==> inputs of trial 34 <==
Design fpu, start of the top module:
module fpu #(
    parameter DATA_WIDTH = 32,
    parameter INST_WIDTH = 1
)(
    input                   i_clk,
    input                   i_rst_n,
    input  [DATA_WIDTH-1:0] i_data_a,
    input  [DATA_WIDTH-1:0] i_data_b,
    input  [INST_WIDTH-1:0] i_inst,
    input                   i_valid,
    output [DATA_WIDTH-1:0] o_data,
    output                  o_valid
);
    reg [DATA_WIDTH-1:0] o_data_r, o_data_w; 
    reg                  o_valid_r, o_valid_w;
    wire [30:23]          i_expo_a, i_expo_b;
    wire [22:0]           i_frag_a, i_frag_b;
    reg [30:23]           i_expo_sub;
    reg [30:23]           o_expo;
    wire                  i_sign_a, i_sign_b;
    reg [46:0]            i_frag_aa, i_frag_bb;
    reg [23:0]            i_frag_a1, i_frag_b1;
    reg [46:0]            i_frag_af, i_frag_bf;
    reg [47:0]            i_frag_o, i_frag_ma, i_frag_mb;
    reg [22:0]            i_frag_oo;
    assign o_data = o_data_r;   
    assign o_valid = o_valid_r;
    assign i_expo_a = i_data_a[30:23];
    assign i_expo_b = i_data_b[30:23];
    assign i_frag_a = i_data_a[22:0];
    assign i_frag_b = i_data_b[22:0];
    assign i_sign_a = i_data_a[DATA_WIDTH-1];
    assign i_sign_b = i_data_b[DATA_WIDTH-1];
    always @(*) begin
  ...
clock: 14.0 ns
lec_check: 0
abc_area: 1
cap_margin: 20
cell_pad_in_sites_detail_placement: 1
core_margin: 3
core_utilization: 40
cts_cluster_diameter: 209
cts_cluster_size: 66
gpl_timing_driven: 0
setup_slack_margin: 3.3
slew_margin: 35
tns_end_percent: 20
run.sh (not shown) runs the stock make flow with config.mk's settings and CLKGATE_MAP_FILE=.
==> trial 93: changes against trial 34 <==
==> flow/config.mk (replaced) <==
export PLATFORM = sky130hd
export DESIGN_NAME = fpu
export DESIGN_NICKNAME = fpu
export VERILOG_FILES = /design/flow/design.v
export SDC_FILE = /design/flow/constraint.sdc
export NUM_CORES = 4
export LEC_CHECK = 0
export CAP_MARGIN = 20
export CORE_MARGIN = 3
export CORE_UTILIZATION = 40
export CTS_CLUSTER_DIAMETER = 285
export SLEW_MARGIN = 20
==> build 43: changes against trial 34 <==
==> flow/config.mk (replaced) <==
export PLATFORM = sky130hd
export DESIGN_NAME = fpu
export DESIGN_NICKNAME = fpu
export VERILOG_FILES = /design/flow/design.v
export SDC_FILE = /design/flow/constraint.sdc
export NUM_CORES = 4
export LEC_CHECK = 0
export CAP_MARGIN = 20
export CORE_MARGIN = 2
export CORE_UTILIZATION = 40
export SLEW_MARGIN = 20
==> flow/constraint.sdc (replaced) <==
create_clock -name core_clock -period 13.8 [get_ports {i_clk}]
set_input_delay 2.7600 -clock core_clock [delete_from_list [all_inputs] [get_ports {i_clk}]]
set_output_delay 2.7600 -clock core_clock [all_outputs]
set_load 0.01 [all_outputs]
==> impl_report.txt <==
RUN METRICS
----------------------------------------------------
[Run status]
  Status ........................ complete, no violations

[Layout]
  Seq area share ........................ 0.0163
  Share of the core filled with cells ........................ 0.479
  Layout Area Growth over Synthesis ........................ 18.4%

[Final timing]
  Post-layout period usage of the worst path ........................ 0.942

[Floorplan]
  Count of standard-cell rows ........................ 119

[Routing]
  Total via count after detailed routing ........................ 54764
  Wire length on met1 ........................ 88.6 mm

[Logic synthesis]
  Area contributors post-synth ........................ fa_1 23%, nand2_1 18%, inv_1 14%
  Area share of fa/ha/maj cells after synthesis ........................ 0.319

[Clock tree]
  Clk pin slew, worst setup/hold paths ........................ 50 ps

----------------------------------------------------
(the above is from trial 34)
==> impl_report.txt <==
RUN METRICS
----------------------------------------------------
[Logic synthesis]
  Area contributors post-synth ........................ fa_1 24%, ha_1 9.4%, inv_1 6.5%
  Area share of fa/ha/maj cells after synthesis ........................ 0.330

[Routing]
  Wire length on met1 ........................ 80.3 mm
  Number of diodes ........................ 6
  First-pass iteration count of the detailed router ........................ 7
  Total via count after detailed routing ........................ 45558

[Layout]
  Share of the core filled with cells ........................ 0.490
  Seq area share ........................ 0.0165
  Layout Area Growth over Synthesis ........................ 21.1%

[Final timing]
  Hold violation total from the final report ........................ 0
  Post-layout period usage of the worst path ........................ 0.980
  Minimum period implied by the final worst setup slack ........................ 13530 ps

[Clock tree]
  Clk pin slew, worst setup/hold paths ........................ 60 ps

[Run status]
  Status ........................ complete, no violations

----------------------------------------------------
(the above is from build 43)
==> impl_report.txt <==
RUN METRICS
----------------------------------------------------
[Global route]
  Grt met1 use ........................ 0.456

[Final timing]
  Post-layout period usage of the worst path ........................ 0.973

[Floorplan]
  Count of standard-cell rows ........................ 117

[Logic synthesis]
  Portion of netlist area occupied by mux cells ........................ 0.0330
  Area share of fa/ha/maj cells after synthesis ........................ 0.330

[Run status]
  Status ........................ complete, no violations

[Routing]
  Total via count after detailed routing ........................ 43934
  Wire length on met1 ........................ 75.3 mm
  Met2 wire len ........................ 79.8 mm
  Per-cell routed wire length ........................ 25.6 um

[Clock tree]
  Clk pin slew, worst setup/hold paths ........................ 60 ps

[Layout]
  Share of the core filled with cells ........................ 0.460
  Seq area share ........................ 0.0176
  Largest area class, layout ........................ combinational gates
  Layout Area Growth over Synthesis ........................ 13.7%

[Critical path]
  Crit path to ........................ o_data_r[13]$_DFF_PN0_

[Placement]
  Port Buf Inserts ........................ 100

----------------------------------------------------
(the above is from trial 93)

========
==> run H: inputs <==
==> flow/design.v <==
module fpu #(
    parameter DATA_WIDTH = 32,
    parameter INST_WIDTH = 1
)(
    input                   i_clk,
    input                   i_rst_n,
    input  [DATA_WIDTH-1:0] i_data_a,
    input  [DATA_WIDTH-1:0] i_data_b,
    input  [INST_WIDTH-1:0] i_inst,
    input                   i_valid,
    output [DATA_WIDTH-1:0] o_data,
    output                  o_valid
);
    reg [DATA_WIDTH-1:0] o_data_r, o_data_w; 
    reg                  o_valid_r, o_valid_w;
    wire [30:23]          i_expo_a, i_expo_b;
    wire [22:0]           i_frag_a, i_frag_b;
    reg [30:23]           i_expo_sub;
    reg [30:23]           o_expo;
    wire                  i_sign_a, i_sign_b;
    reg [46:0]            i_frag_aa, i_frag_bb;
    reg [23:0]            i_frag_a1, i_frag_b1;
    reg [46:0]            i_frag_af, i_frag_bf;
    reg [47:0]            i_frag_o, i_frag_ma, i_frag_mb;
    reg [22:0]            i_frag_oo;
    assign o_data = o_data_r;   
    assign o_valid = o_valid_r;
    assign i_expo_a = i_data_a[30:23];
    assign i_expo_b = i_data_b[30:23];
    assign i_frag_a = i_data_a[22:0];
    assign i_frag_b = i_data_b[22:0];
    assign i_sign_a = i_data_a[DATA_WIDTH-1];
    assign i_sign_b = i_data_b[DATA_WIDTH-1];
    always @(*) begin
        i_expo_sub = 8'd0;
        o_expo     = 8'd0;
        i_frag_aa  = 47'd0;
        i_frag_bb  = 47'd0;
        i_frag_a1  = 24'd0;
        i_frag_b1  = 24'd0;
        i_frag_af  = 47'd0;
        i_frag_bf  = 47'd0;
        i_frag_o   = 48'd0;
        i_frag_ma  = 48'd0;
        i_frag_mb  = 48'd0;
        i_frag_oo  = 23'd0;
        if (i_valid) begin     
            case (i_inst) 
                1'd0: begin   
                    i_frag_a1 = {1'b1, i_frag_a};
                    i_frag_b1 = {1'b1, i_frag_b};
                    if (i_expo_a > i_expo_b) begin 
                        i_expo_sub = i_expo_a - i_expo_b;
                        i_frag_bf = {i_frag_b1, 23'b0};
                        i_frag_bb = i_frag_bf >> i_expo_sub;
                        i_frag_aa = {i_frag_a1, 23'b0};
                        o_expo = i_expo_a;
                    end
                    else begin
                        i_expo_sub = i_expo_b - i_expo_a;
                        i_frag_af = {i_frag_a1, 23'b0};
                        i_frag_aa = i_frag_af >> i_expo_sub;
                        i_frag_bb = {i_frag_b1, 23'b0};
                        o_expo = i_expo_b;
                    end
                    if (i_sign_a ^ i_sign_b) begin                        
                        if (i_frag_aa > i_frag_bb) begin
                            i_frag_o = i_frag_aa - i_frag_bb;
                            o_data_w[DATA_WIDTH-1] = i_sign_a;
                        end
                        else begin
                            i_frag_o = i_frag_bb - i_frag_aa;
                            o_data_w[DATA_WIDTH-1] = i_sign_b;
                        end
                        if (i_frag_o[46] == 1) begin
                            if (i_frag_o[22] == 1)
                                o_data_w[22:0] = i_frag_o[45:23]+1;
                            else
                                o_data_w[22:0] = i_frag_o[45:23];
                            o_data_w[30:23] = o_expo;
                        end
                        else if (i_frag_o[45] == 1) begin
                            if (i_frag_o[21] == 1)
                                o_data_w[22:0] = i_frag_o[44:22]+1;
                            else
                                o_data_w[22:0] = i_frag_o[44:22];
                            o_data_w[30:23] = o_expo - 1;
                        end
                        else if (i_frag_o[44] == 1) begin
                            if (i_frag_o[20] == 1)
                                o_data_w[22:0] = i_frag_o[43:21]+1;
                            else
                                o_data_w[22:0] = i_frag_o[43:21];
                            o_data_w[30:23] = o_expo - 2;
                        end
                        else if (i_frag_o[43] == 1) begin
                            if (i_frag_o[19] == 1)
                                o_data_w[22:0] = i_frag_o[42:20]+1;
                            else
                                o_data_w[22:0] = i_frag_o[42:20];
                            o_data_w[30:23] = o_expo - 3;
                        end
                        else if (i_frag_o[42] == 1) begin
                            if (i_frag_o[18] == 1)
                                o_data_w[22:0] = i_frag_o[41:19]+1;
                            else
                                o_data_w[22:0] = i_frag_o[41:19];
                            o_data_w[30:23] = o_expo - 4;
                        end
                        else begin
                            o_data_w[22:0] = i_frag_o[39:17];
                            o_data_w[30:23] = o_expo;                               
                        end
                    end
                    else begin
                        i_frag_o = i_frag_aa + i_frag_bb;
                        if (i_frag_o[47] == 1) begin
                            if (i_frag_o[23] == 1)
                                o_data_w[22:0] = i_frag_o[46:24]+1;
                            else
                                o_data_w[22:0] = i_frag_o[46:24];
                            o_data_w[30:23] = o_expo + 1;
                        end
                        else if (i_frag_o[46] == 1) begin
                            if (i_frag_o[22] == 1)
                                o_data_w[22:0] = i_frag_o[45:23] + 1;
                            else
                                o_data_w[22:0] = i_frag_o[45:23];
                            o_data_w[30:23] = o_expo;
                        end
                        else begin
                            o_data_w[22:0] = i_frag_o[44:12];
                            o_data_w[30:23] = o_expo - 1;
                        end
                        o_data_w[DATA_WIDTH-1] = i_sign_a;
                    end
                    o_valid_w = 1;                    
                end
                1'd1: begin
                    o_expo = i_expo_a + i_expo_b - 127;
                    o_data_w[DATA_WIDTH-1] = i_sign_a ^ i_sign_b;
                    i_frag_ma[47:24] = 24'd0;
                    i_frag_ma[23] = 1;
                    i_frag_ma[22:0] = i_frag_a;
                    i_frag_mb[47:24] = 24'd0;
                    i_frag_mb[23] = 1;
                    i_frag_mb[22:0] = i_frag_b;
                    i_frag_o = i_frag_ma * i_frag_mb;
                    if (i_frag_o[22] && i_frag_o[21]) begin
                        i_frag_o[47:23] = i_frag_o[47:23] + 1;
                    end
                    else if (i_frag_o[22] && ~i_frag_o[21]) begin 
                        i_frag_o[20] = |i_frag_o[20:0]? 1 : 0;  
                        if (i_frag_o[20] == 1)
                            i_frag_o[47:23] = i_frag_o[47:23] + 1;
                        else if (i_frag_o[23] == 1)
                            i_frag_o[47:23] = i_frag_o[47:23] + 1;
                    end
                    if (i_frag_o[47] || ~i_frag_o[46]) begin
                        if (i_frag_o[47]) begin
                            i_frag_o = i_frag_o >> 1;
                            o_expo = o_expo + 1;   
                        end  
                        if (i_frag_o[22] && i_frag_o[21]) begin
                            i_frag_o[47:23] = i_frag_o[47:23] + 1;
                        end
                        else if (i_frag_o[22] && ~i_frag_o[21]) begin 
                            i_frag_o[20] = |i_frag_o[20:0]? 1 : 0;  
                            if (i_frag_o[20] == 1)
                                i_frag_o[47:23] = i_frag_o[47:23] + 1;
                            else if (i_frag_o[23] == 1)
                                i_frag_o[47:23] = i_frag_o[47:23] + 1;
                        end
                    end
                    o_data_w[22:0] = i_frag_o[45:23];
                    o_data_w[30:23] = o_expo;
                    o_valid_w = 1;    
                end
                default: begin
                    o_data_w     = 0;
                    o_valid_w    = 1;  
                end  
            endcase
        end else begin
            o_data_w     = 0; 
            o_valid_w    = 0;  
        end
    end
    always @(posedge i_clk or negedge i_rst_n) begin
        if(~i_rst_n) begin    
            o_data_r <= 0;
            o_valid_r <= 0;
        end else begin
            o_data_r <= o_data_w;
            o_valid_r <= o_valid_w;
        end
    end
endmodule
==> flow/run.sh <==
#!/bin/bash
# the make line also repeats each setting of config.mk as NAME=value (left out here)
make -C /OpenROAD-flow-scripts/flow DESIGN_CONFIG=/design/flow/config.mk WORK_HOME=/design/flow/orfs CLKGATE_MAP_FILE= finish
==> flow/config.mk <==
export PLATFORM = sky130hd
export DESIGN_NAME = fpu
export DESIGN_NICKNAME = fpu
export VERILOG_FILES = /design/flow/design.v
export SDC_FILE = /design/flow/constraint.sdc
export NUM_CORES = 4
export LEC_CHECK = 0
export CAP_MARGIN = 30
export CORE_MARGIN = 2
export CORE_UTILIZATION = 72
export CTS_CLUSTER_DIAMETER = 97
export CTS_CLUSTER_SIZE = 37
export GPL_ROUTABILITY_DRIVEN = 0
export MIN_ROUTING_LAYER = met1
export PLACE_DENSITY = 0.35
export SETUP_SLACK_MARGIN = -1.51
export SLEW_MARGIN = 25
export TNS_END_PERCENT = 100
==> flow/constraint.sdc <==
create_clock -name core_clock -period 9.54 [get_ports {i_clk}]
set_input_delay 1.9080 -clock core_clock [delete_from_list [all_inputs] [get_ports {i_clk}]]
set_output_delay 1.9080 -clock core_clock [all_outputs]
set_load 0.01 [all_outputs]
==> inputs of run B, as changes to run H <==
- CAP_MARGIN: 30 -> 20
- CORE_UTILIZATION: 72 -> 59
- CTS_CLUSTER_DIAMETER: 97 -> unset
- CTS_CLUSTER_SIZE: 37 -> unset
- GPL_ROUTABILITY_DRIVEN: 0 -> unset
- MIN_ROUTING_LAYER: met1 -> unset
- PLACE_DENSITY: 0.35 -> unset
- SETUP_SLACK_MARGIN: -1.51 -> -0.28
- SLEW_MARGIN: 25 -> 20
- TNS_END_PERCENT: 100 -> 5
==> flow/constraint.sdc (replaced) <==
create_clock -name core_clock -period 14.0 [get_ports {i_clk}]
set_input_delay 2.8000 -clock core_clock [delete_from_list [all_inputs] [get_ports {i_clk}]]
set_output_delay 2.8000 -clock core_clock [all_outputs]
set_load 0.01 [all_outputs]
==> inputs of run C, as changes to run H <==
- CAP_MARGIN: 30 -> 20
- CORE_UTILIZATION: 72 -> 52
- CTS_CLUSTER_DIAMETER: 97 -> unset
- CTS_CLUSTER_SIZE: 37 -> 100
- GPL_ROUTABILITY_DRIVEN: 0 -> unset
- MIN_ROUTING_LAYER: met1 -> unset
- PLACE_DENSITY: 0.35 -> unset
- SETUP_SLACK_MARGIN: -1.51 -> unset
- SLEW_MARGIN: 25 -> 20
- TNS_END_PERCENT: 100 -> unset
==> flow/constraint.sdc (replaced) <==
create_clock -name core_clock -period 9.42 [get_ports {i_clk}]
set_input_delay 1.8840 -clock core_clock [delete_from_list [all_inputs] [get_ports {i_clk}]]
set_output_delay 1.8840 -clock core_clock [all_outputs]
set_load 0.01 [all_outputs]
==> flow_metrics.tcl <==
# collected from the flow reports
set metrics [dict create \
    check.faults "negative setup slack" \
    synth-edff-count 0 \
    grt-busiest-layer "met2" \
    setup_violations 31 \
    fp_util_pct 52.4 \
    htree_levels 2 \
    cp.arrival_ns 11.53 \
    die_h_um 286 \
    die_area_um2 81600 \
    post-route-util_pct 77.7 \
    setup_slack_ns -1.94 \
    status "complete, but fails checks" \
    die_width_um 286 \
    rows 103 \
]
Source of the figures above: run C

==> flow_metrics.tcl <==
# collected from the flow reports
set metrics [dict create \
    post-route-util_pct 64.8 \
    cp.arrival_ns 14.19 \
    htree_levels 2 \
    setup_slack_ns -0.0365 \
    fp_util_pct 59.9 \
    die_area_um2 72100 \
    setup_violations 3 \
    die_width_um 268 \
    die_h_um 268 \
    synth-edff-count 0 \
    check.faults "negative setup slack" \
    rows 96 \
    status "complete, but fails checks" \
]
Source of the figures above: run B

==> flow_metrics.tcl <==
# flow metrics
set metrics [dict create \
    status "stopped before the end" \
    haltStage "detailed placement (3_5_place_dp)" \
    error "[ERROR DPL-0033] detailed placement checks failed during check placement." \
    synth_warnings 1 \
    fp_util_pct 73.0 \
    synth-edff-count 0 \
    die_width_um 243 \
    io_pins 101 \
    die_area_um2 59200 \
    die_h_um 243 \
    rows 87 \
    common_cells "720 x inv_1, 641 x nand2_1, 485 x fa_1" \
    portBuffers 100 \
    synthArstFlopShare_pct 100 \
]
Source of the figures above: run H

